==> amber <==
==> flow/design.v <==
module CPU_6507(
	output [12:0] addr_bus,
	output reg [7:0] d_out,
	input [7:0] d_in,
	output reg wenb,
	input clk,
	input rstb,
	input rdy
);
reg [7:0] A;
reg [7:0] X;
reg [7:0] Y;
reg carry;
reg intr_disable;
reg overflow;
reg decimal;
reg [7:0] stack_ptr;
reg negative;
reg zero;
reg [15:0] PC;
reg [15:0] full_addr;
assign addr_bus = full_addr[12:0];
reg [7:0] addr_in_buff;
reg [7:0] I;
reg is_reset;
reg [3:0] phase;
wire [7:0] instr = phase == 1 ? d_in : I;
wire isNOP = instr == 8'hEA;
wire isLoadOrStore = instr[7:6] == 2'b10 && !isNOP && !(
		instr == 8'h90 ||
		instr == 8'hB0 ||
		instr[3:0] == 4'h8 ||
		instr[3:0] == 4'hA
	);
wire isLoad = isLoadOrStore && instr[5];
wire isStore = isLoadOrStore && !instr[5];
wire isJSR = instr == 8'h20;
wire isRTS = instr == 8'h60;
wire isRTI = instr == 8'h40;
wire isTransfer = instr == 8'h98 || instr == 8'hA8 || (instr[3:0] == 4'hA && instr[7:6] == 2'b10);
wire isBranch = instr[4:0] == 5'h10;
wire isJump = instr == 8'h4C || instr == 8'h6C;
wire isStack = ~instr[7] && instr[4:0] == 5'h08;
wire pull = instr[5];
wire isSpecial = (~instr[7] && instr[4:0] == 5'h18) || instr == 8'hB8 || instr == 8'hD8 || instr == 8'hF8;
wire isArith = !isLoadOrStore && !isNOP && !isTransfer && !isBranch && !isJump && !isTransfer && !isStack && !isSpecial;
wire isBreak = instr == 8'h00;
wire isImplied = instr[3:0] == 4'hA || instr[3:0] == 4'h8;
wire isImmediate = instr[4:0] == 5'h09 || instr[3:0] == 4'h02 || (instr[7] && ~instr[4] && instr[3:0] == 0); 
wire isIndexed = instr[4];
wire indexedByY = instr[3:0] == 4'h1 || instr[3:0] == 4'h9 || instr == 8'h96 || instr == 8'hB6 || instr == 8'hBE;
wire indexedIndirect = instr[4:0] == 5'h01;
wire indirectIndexed = instr[4:0] == 5'h11;
wire zeropage = (indexedIndirect || indirectIndexed || instr[3:2] == 2'b01) && !isImplied;
wire addr16 = !isImmediate && (instr[3:0] == 4'h9 || instr[3:2] == 2'b11 || instr == 8'h20) && !isImplied;
wire isCompare = (instr[7:5] == 3'b110 && instr[1:0] == 2'b01) || instr[3:0] == 4'h4 || instr[3:0] == 4'h0 || instr[3:0] == 4'hC;
wire isBit = instr == 8'h2C || instr == 8'h24;
wire [7:0] ALU_in1 = ~instr[0] && instr[3:0] != 4'hA && ~instr[7] ? d_in : (  
		instr[7] && instr[1:0] == 2'b00 ? (instr[5] ? X : Y) : (
		instr[7] && instr[1:0] == 2'b01 ? A : (
		(instr[7] && instr[1:0] == 2'b10 && instr != 8'hCA) || isBit ? d_in : (
		instr == 8'hCA ? X : (instr == 8'h88 ? Y : A)
	))));
wire [7:0] ALU_in2 = d_in;
wire [7:0] ALU_nin2 = ~d_in;
reg [8:0] ALU_res;
wire [7:0] ALU_sub = ALU_in1 - ALU_in2;
wire [7:0] ALU_sbc = ALU_sub - !carry;
wire [3:0] ALU_opsel = {instr[0], instr[7:5]};
wire [8:0] CMP_res = {1'b0, ALU_in1} + {1'b0, ALU_nin2} + 9'd1;
always @(*) begin
	case(ALU_opsel)
		0: ALU_res <= {ALU_in1, 1'b0};
		1: ALU_res <= {ALU_in1, carry};
		2: ALU_res <= {ALU_in1[0], 1'b0, ALU_in1[7:1]};
		3: ALU_res <= {ALU_in1[0], carry, ALU_in1[7:1]};
		4: ALU_res <= {carry, ALU_in1 - 1'b1};
		5: ALU_res <= {carry, ALU_in1};
		6: ALU_res <= instr == 8'hC8 ? {carry, ALU_in1 + 1'b1} : {carry, ALU_in1 - 1'b1};
		7: ALU_res <= {carry, ALU_in1 + 1'b1};
		8: ALU_res <= {carry, ALU_in1 | ALU_in2};
		9: ALU_res <= {carry, ALU_in1 & ALU_in2};
		10: ALU_res <= {carry, ALU_in1 ^ ALU_in2};
		11: ALU_res <= ALU_in1 + ALU_in2 + carry;
		12: ALU_res <= {carry, ALU_in1};
		13: ALU_res <= {carry, ALU_in1};
		14: ALU_res <= ALU_in1 + ALU_nin2 + 1'b1;
		15: ALU_res <= ALU_in1 + ALU_nin2 + carry;
	endcase
end
wire toA = !isLoadOrStore && !isCompare && (
		instr[3:0] == 4'h1 ||
		instr[3:0] == 4'h5 ||
		instr[3:0] == 4'h9 ||
		(instr[3:0] == 4'hA && ~instr[7]) ||
		instr[3:0] == 4'hD
	);
wire toY = instr == 8'hC8 || instr == 8'h88;
wire toX = instr == 8'hE8 || instr == 8'hCA;
wire toMem = (instr[3:0] == 4'hE || instr[3:0] == 4'h6) && !isLoadOrStore;
wire loadstoreTargetA = instr[1:0] == 2'b01;
wire loadstoreTargetX = instr[1:0] == 2'b10;
wire loadstoreTargetY = instr[1:0] == 2'b00;
wire [7:0] status_word = {negative, overflow, 1'b0, 1'b0, decimal, intr_disable, zero, carry};
reg should_branch;
always @(*) begin
	case(instr[7:5])
		0: should_branch <= negative == 1'b0;
		1: should_branch <= negative == 1'b1;
		2: should_branch <= overflow == 1'b0;
		3: should_branch <= overflow == 1'b1;
		4: should_branch <= carry == 1'b0;
		5: should_branch <= carry == 1'b1;
		6: should_branch <= zero == 1'b0;
		7: should_branch <= zero == 1'b1;
	endcase
end
wire [2:0] transfer_idx = {instr[1], instr[5:4]};
reg [7:0] transfer_source;
always @(*) begin
	case(transfer_idx)
		1: transfer_source <= Y;
		2: transfer_source <= A;
		4: transfer_source <= X;
		5: transfer_source <= X;
		6: transfer_source <= A;
		7: transfer_source <= stack_ptr;
		default: transfer_source <= A;
	endcase
end
always @(posedge clk) begin
	if(!rstb) begin
		d_out <= 8'h00;
		full_addr <= 16'h0000;
		phase <= 2;
		is_reset <= 1'b1;
		I <= 8'h00;  
		wenb <= 1'b1;
		carry <= 1'b0;
		addr_in_buff <= 8'h00;
		intr_disable <= 1'b1;
		overflow <= 1'b0;
		decimal <= 1'b0;
		stack_ptr <= 8'h00;
		negative <= 1'b0;
		A <= 8'h00;
		X <= 8'h00;
		Y <= 8'h00;
		zero <= 1'b1;
	end else if(rdy) begin
		phase <= phase + 1;
		if(phase == 0) begin
			wenb <= 1'b1;
			full_addr <= PC;
			PC <= PC + 1;
		end else if(phase == 1) begin
			I <= d_in;
			if(isNOP) begin
				phase <= 0;
			end else if(isStack) begin
				if(pull) begin
					full_addr <= {8'h01, stack_ptr + 1'b1};
					stack_ptr <= stack_ptr + 1'b1;
					wenb <= 1'b1;
					phase <= 4;
				end else begin
					full_addr <= {8'h01, stack_ptr};
					stack_ptr <= stack_ptr - 1'b1;
					wenb <= 1'b0;
					d_out <= instr[6] ? A : status_word;
					phase <= 0;
				end
			end else if(isSpecial) begin
				case(instr[7:5])
					0: carry <= 1'b0;
					1: carry <= 1'b1;
					2: intr_disable <= 1'b0;
					3: intr_disable <= 1'b1;
					5: overflow <= 1'b0;
					6: decimal <= 1'b0;
					7: decimal <= 1'b1;
				endcase
				phase <= 0;
			end else if(isRTS || isRTI) begin
				phase <= isRTS ? 14 : 13;
				full_addr <= {8'h01, stack_ptr + 1'b1};
				stack_ptr <= stack_ptr + 1;
				wenb <= 1'b1;
			end else if(isTransfer) begin
				case(transfer_idx)
					1: A <= transfer_source;
					2: Y <= transfer_source;
					4: A <= transfer_source;
					5: stack_ptr <= transfer_source;
					6: X <= transfer_source;
					7: X <= transfer_source;
				endcase
				if(transfer_idx != 5) begin
					negative <= transfer_source[7];
					zero <= transfer_source == 8'h00;
				end
				phase <= 0;
			end else begin
				if(isImmediate || isBranch) begin
					full_addr <= PC;
					PC <= PC + 1;
					phase <= 4;
				end
				if(zeropage || addr16 || isJump || isJSR) begin
					full_addr <= PC;
					PC <= PC + 1;
				end
			end
		end else if(phase == 2) begin
			if(isBreak) begin
				full_addr <= 16'hFFFC | (~is_reset << 1);
			end else begin
				if(zeropage) begin
					if(indexedIndirect) begin
						full_addr <= {8'h00, d_in + X};
						phase <= 8;
					end else if(indirectIndexed) begin
						full_addr <= {8'h00, d_in};
						phase <= 8;
					end else if(isIndexed) begin
						full_addr <= {8'h00, d_in + (indexedByY ? Y : X)};
						phase <= 4;
					end else begin
						full_addr <= {8'h00, d_in};
						phase <= 4;
					end
				end
				if(addr16 || isJump || isJSR) begin
					addr_in_buff <= d_in;
					full_addr <= PC;
					PC <= PC + 1;
					if(isJSR) begin
						phase <= 10;
					end
				end
			end
		end else if(phase == 3) begin
			if(isBreak) begin
				addr_in_buff <= d_in;
				full_addr <= full_addr | 1;
			end else if(addr16 || isJump) begin
				if(instr == 8'h6C) begin
					full_addr <= {d_in, addr_in_buff};
					phase <= 8;
				end else if(isIndexed) begin
					full_addr <= {d_in, addr_in_buff} + (indexedByY ? Y : X);
				end else begin
					full_addr <= {d_in, addr_in_buff};
				end
			end
		end else if(phase == 4) begin
			phase <= 0;
			if(isBreak) begin
				if(is_reset) begin
					PC <= {d_in, addr_in_buff};
				end else begin
					phase <= 10;
				end
				is_reset <= 1'b0;
			end else if(isStack) begin
				if(instr[6]) begin
					A <= d_in;
					negative <= d_in[7];
					zero <= d_in == 8'h00;
				end else begin
					negative <= d_in[7];
					overflow <= d_in[6];
					decimal <= d_in[3];
					intr_disable <= d_in[2];
					zero <= d_in[1];
					carry <= d_in[0];
				end
			end else if(isJump) begin
				PC <= full_addr;
			end else if(isBranch) begin
				if(should_branch) begin
					PC <= PC + {d_in[7], d_in[7], d_in[7], d_in[7], d_in[7], d_in[7], d_in[7], d_in[7], d_in};
				end
			end else if(isBit) begin
				negative <= ALU_in1[7];
				overflow <= ALU_in1[6];
				zero <= (A & d_in) == 8'h00;
			end else if(isLoadOrStore) begin
				if(isLoad) begin
					if(loadstoreTargetA) begin
						A <= d_in;
					end else if(loadstoreTargetX) begin
						X <= d_in;
					end else if(loadstoreTargetY) begin
						Y <= d_in;
					end
					negative <= d_in[7];
					zero <= d_in == 8'h00;
				end else if(isStore) begin
					if(loadstoreTargetA) begin
						d_out <= A;
					end else if(loadstoreTargetX) begin
						d_out <= X;
					end else if(loadstoreTargetY) begin
						d_out <= Y;
					end
					wenb <= 1'b0;
				end
			end else if(toMem) begin
				d_out <= ALU_res[7:0];
				wenb <= 1'b0;
				negative <= ALU_res[7];
				zero <= ALU_res[7:0] == 0;
				if(~instr[7]) begin
					carry <= ALU_res[8];
				end
			end else if(toA) begin
				A <= ALU_res[7:0];
				carry <= ALU_res[8];
				zero <= ALU_res[7:0] == 0;
				negative <= ALU_res[7];
				if(ALU_opsel == 4'd11 || ALU_opsel == 4'd15) begin
					overflow <= (ALU_in1[7] == (ALU_opsel == 4'd11 ? ALU_in2[7] : ALU_nin2[7])) && (ALU_res[7] != ALU_in1[7]);
				end
			end else if(toX) begin
				X <= ALU_res[7:0];
				zero <= ALU_res[7:0] == 0;
				negative <= ALU_res[7];
			end else if(toY) begin
				Y <= ALU_res[7:0];
				zero <= ALU_res[7:0] == 0;
				negative <= ALU_res[7];
			end else if(isCompare) begin
				carry <= CMP_res[8];
				zero <= CMP_res[7:0] == 0;
				negative <= CMP_res[7];
			end
		end else if(phase == 8) begin
			addr_in_buff <= d_in;
			full_addr <= {full_addr[15:8], full_addr[7:0] + 1'b1};
			wenb <= 1'b1;
		end else if(phase == 9) begin
			if(indirectIndexed) begin
				full_addr <= {d_in, addr_in_buff} + Y;
			end else begin
				full_addr <= {d_in, addr_in_buff};
			end
			phase <= 4;
		end else if(phase == 10) begin
			full_addr <= {8'h01, stack_ptr};
			d_out <= PC[15:8];
			PC[15:8] <= d_in;
			wenb <= 1'b0;
			stack_ptr <= stack_ptr - 1;
		end else if(phase == 11) begin
			full_addr <= {8'h01, stack_ptr};
			d_out <= PC[7:0];
			PC[7:0] <= addr_in_buff;
			wenb <= 1'b0;
			stack_ptr <= stack_ptr - 1;
			if(!isBreak) begin
				phase <= 0;
			end
		end else if(phase == 12) begin
			full_addr <= {8'h01, stack_ptr};
			d_out <= status_word;
			wenb <= 1'b0;
			stack_ptr <= stack_ptr - 1;
			phase <= 0;
			intr_disable <= 1'b1;
		end else if(phase == 13) begin
			negative <= d_in[7];
			overflow <= d_in[6];
			decimal <= d_in[3];
			intr_disable <= d_in[2];
			zero <= d_in[1];
			carry <= d_in[0];
			full_addr <= {8'h01, stack_ptr + 1'b1};
			stack_ptr <= stack_ptr + 1;
			wenb <= 1'b1;
		end else if(phase == 14) begin
			PC[7:0] <= d_in;
			full_addr <= {8'h01, stack_ptr + 1'b1};
			stack_ptr <= stack_ptr + 1;
			wenb <= 1'b1;
		end else if(phase == 15) begin
			PC[15:8] <= d_in;
			full_addr <= {8'h01, stack_ptr + 1'b1};
			wenb <= 1'b1;
			phase <= 0;
		end else begin
			phase <= 0;
		end
	end
end
endmodule
==> flow/run.sh <==
#!/bin/bash
# the make line also repeats each setting of config.mk as NAME=value (left out here)
make -C /OpenROAD-flow-scripts/flow DESIGN_CONFIG=/design/flow/config.mk WORK_HOME=/design/flow/orfs CLKGATE_MAP_FILE= finish
==> flow/config.mk <==
export PLATFORM = sky130hd
export DESIGN_NAME = CPU_6507
export DESIGN_NICKNAME = CPU_6507
export VERILOG_FILES = /design/flow/design.v
export SDC_FILE = /design/flow/constraint.sdc
export NUM_CORES = 4
export LEC_CHECK = 0
export ABC_AREA = 1
export CAP_MARGIN = 20
export CELL_PAD_IN_SITES_DETAIL_PLACEMENT = 2
export CELL_PAD_IN_SITES_GLOBAL_PLACEMENT = 0
export CORE_MARGIN = 2
export CORE_UTILIZATION = 49
export CTS_CLUSTER_DIAMETER = 305
export CTS_CLUSTER_SIZE = 93
export MAX_ROUTING_LAYER = met4
export PLACE_DENSITY_LB_ADDON = 0.19
export SETUP_SLACK_MARGIN = -0.52
export SLEW_MARGIN = 25
==> flow/constraint.sdc <==
create_clock -name core_clock -period 14.0 [get_ports {clk}]
set_input_delay 2.8000 -clock core_clock [delete_from_list [all_inputs] [get_ports {clk}]]
set_output_delay 2.8000 -clock core_clock [all_outputs]
set_load 0.01 [all_outputs]
==> violet (differences from amber) <==
ABC_AREA = 0   (was 1)
CELL_PAD_IN_SITES_GLOBAL_PLACEMENT = default   (was 0)
CORE_MARGIN = 9   (was 2)
CORE_UTILIZATION = 40   (was 49)
CTS_CLUSTER_DIAMETER = default   (was 305)
CTS_CLUSTER_SIZE = default   (was 93)
HOLD_SLACK_MARGIN = 0.05   (was default)
PLACE_DENSITY_LB_ADDON = default   (was 0.19)
SETUP_SLACK_MARGIN = default   (was -0.52)
SLEW_MARGIN = 40   (was 25)
TNS_END_PERCENT = 10   (was default)
==> flow/constraint.sdc (replaced) <==
create_clock -name core_clock -period 9.0 [get_ports {clk}]
set_input_delay 1.8000 -clock core_clock [delete_from_list [all_inputs] [get_ports {clk}]]
set_output_delay 1.8000 -clock core_clock [all_outputs]
set_load 0.01 [all_outputs]
==> harbor (differences from amber) <==
CELL_PAD_IN_SITES_DETAIL_PLACEMENT = default   (was 2)
CELL_PAD_IN_SITES_GLOBAL_PLACEMENT = default   (was 0)
CORE_ASPECT_RATIO = 0.5   (was default)
CORE_UTILIZATION = 72   (was 49)
CTS_CLUSTER_DIAMETER = 197   (was 305)
CTS_CLUSTER_SIZE = 99   (was 93)
MAX_ROUTING_LAYER = default   (was met4)
PLACE_DENSITY_LB_ADDON = default   (was 0.19)
SETUP_SLACK_MARGIN = default   (was -0.52)
SLEW_MARGIN = 20   (was 25)
==> flow/constraint.sdc (replaced) <==
create_clock -name core_clock -period 2.6 [get_ports {clk}]
set_input_delay 0.5200 -clock core_clock [delete_from_list [all_inputs] [get_ports {clk}]]
set_output_delay 0.5200 -clock core_clock [all_outputs]
set_load 0.01 [all_outputs]
==> reports/qor.yml <==
yosys:
  yosysUniqueCellTypes: 69
  synth-cells-yosys: 2346
  yosys_area_um2: 14230
  post_synth_and_or_nand_nor_area_fraction_pct: 29.82
outcome:
  status: "stopped before the end"
  run.stop_error: "[ERROR DPL-0033] detailed placement checks failed during check placement."
  last_step_reached: "detailed placement (3_5_place_dp)"
floorplan:
  die_width_um: 202.8
The numbers above come from harbor.

==> reports/qor.yml <==
outcome:
  status: "finished clean"
yosys:
  yosysUniqueCellTypes: 109
  yosys_area_um2: 14680
  post_synth_and_or_nand_nor_area_fraction_pct: 23.59
  synth-cells-yosys: 2084
critical_path:
  cpLargestDelayFamily: "AND-OR/OR-AND gates"
  cpPeakStageDelay_ps: 820
floorplan:
  die_width_um: 209.6
The numbers above come from violet.

==> reports/qor.yml <==
outcome:
  status: "stopped before the end"
  last_step_reached: "detailed placement (3_5_place_dp)"
  run.stop_error: "[ERROR DPL-0033] detailed placement checks failed during check placement."
floorplan:
  die_width_um: 174.4
yosys:
  post_synth_and_or_nand_nor_area_fraction_pct: 29.82
  yosys_area_um2: 14230
  synth-cells-yosys: 2346
  yosysUniqueCellTypes: 69
The numbers above come from amber.

